== wip/xenon ==
==> flow/design.v (excerpt) <==
module PWM_duty_cycle (
    input clk,            
    input rst,            
    input pwm_in,         
    output reg [7:0] duty_cycle   
);
Settings: LEC_CHECK=0, CAP_MARGIN=20, CELL_PAD_IN_SITES_DETAIL_PLACEMENT=2, CELL_PAD_IN_SITES_GLOBAL_PLACEMENT=1, CORE_ASPECT_RATIO=0.66, CORE_MARGIN=7, CORE_UTILIZATION=52, CTS_CLUSTER_SIZE=65, GPL_ROUTABILITY_DRIVEN=0, GPL_TIMING_DRIVEN=0, HOLD_SLACK_MARGIN=0.2, MAX_ROUTING_LAYER=met4, MIN_ROUTING_LAYER=met2, PLACE_DENSITY_LB_ADDON=0.09, SETUP_SLACK_MARGIN=0.82, SLEW_MARGIN=20; clock period 179.0 ns.
run.sh (not shown) runs the stock make flow with config.mk's settings and CLKGATE_MAP_FILE=.
wip/xenon is listed as incomplete: the tool reported an error in detailed placement (3_5_place_dp) and the run ended there.
Input changes introduced in wip/quartz (baseline for comparison: wip/xenon):
==> flow/config.mk <==
export PLATFORM = sky130hd
export DESIGN_NAME = PWM_duty_cycle
export DESIGN_NICKNAME = PWM_duty_cycle
export VERILOG_FILES = /design/flow/design.v
export SDC_FILE = /design/flow/constraint.sdc
export NUM_CORES = 4
export LEC_CHECK = 0
export CAP_MARGIN = 20
export CORE_MARGIN = 2
export CORE_UTILIZATION = 40
export SLEW_MARGIN = 20
==> flow/constraint.sdc <==
create_clock -name core_clock -period 104.0 [get_ports {clk}]
set_input_delay 20.8000 -clock core_clock [delete_from_list [all_inputs] [get_ports {clk}]]
set_output_delay 20.8000 -clock core_clock [all_outputs]
set_load 0.01 [all_outputs]
Notes after the runs:
- wip/quartz ended with every stage complete and zero timing, DRC or antenna violations.
- Chip height (wip/xenon / wip/quartz): 0.75
- Summary of the comparison: floorplan row count is higher in wip/quartz, relative to wip/xenon.
- When wip/quartz is measured against wip/xenon, its overall die area turns out 18000 µm² higher.
### wip/quartz -> wip/umber
-- flow/config.mk --
<<< wip/quartz, line 10
export CORE_UTILIZATION = 40
export SLEW_MARGIN = 20
>>> wip/umber, line 10
export CORE_UTILIZATION = 68
export SLEW_MARGIN = 5
export TNS_END_PERCENT = 70
==> flow/constraint.sdc <==
create_clock -name core_clock -period 110.0 [get_ports {clk}]
set_input_delay 22.0000 -clock core_clock [delete_from_list [all_inputs] [get_ports {clk}]]
set_output_delay 22.0000 -clock core_clock [all_outputs]
set_load 0.01 [all_outputs]
==> comparison <==
Sort wip/umber and wip/quartz by multi-input gate share of total cell area, ascending, and wip/quartz comes first.
Combined area of the multi-input logic cells, wip/umber and wip/quartz, higher one = wip/quartz.
Diff wip/quartz -> wip/umber: maximum clock skew at final layout up 0.0057 ns, synthesized-area fraction occupied by ao, oa, aoi and oai cells neither gained nor lost much, total die area -about 40%, wire length down 6.3 mm.
Inputs modified between wip/umber and wip/sierra:
-- flow/config.mk --
<<< wip/umber, line 9
>>> wip/sierra, line 9
export CORE_ASPECT_RATIO = 0.5
<<< wip/umber, line 10
export CORE_UTILIZATION = 68
export SLEW_MARGIN = 5
export TNS_END_PERCENT = 70
>>> wip/sierra, line 11
export CORE_UTILIZATION = 66
export SLEW_MARGIN = 20
export TNS_END_PERCENT = 10
Findings:
Compared with wip/umber, wip/sierra supports a higher clock frequency. Against wip/umber, wip/sierra reports a final instance area that is higher. Against wip/umber as the reference, wip/sierra delivers a higher number of detailed-routing iterations run before antenna repair.
The following lists how wip/fjord was set up differently from wip/sierra:
-- flow/config.mk --
<<< wip/sierra, line 9
export CORE_ASPECT_RATIO = 0.5
export CORE_MARGIN = 2
export CORE_UTILIZATION = 66
export SLEW_MARGIN = 20
export TNS_END_PERCENT = 10
>>> wip/fjord, line 9
export CELL_PAD_IN_SITES_GLOBAL_PLACEMENT = 2
export CORE_ASPECT_RATIO = 0.73
export CORE_MARGIN = 5
export CORE_UTILIZATION = 19
export GPL_TIMING_DRIVEN = 0
export MIN_ROUTING_LAYER = met2
export PLACE_DENSITY_LB_ADDON = 0.05
export SLEW_MARGIN = 15
export TNS_END_PERCENT = 45
==> comparison <==
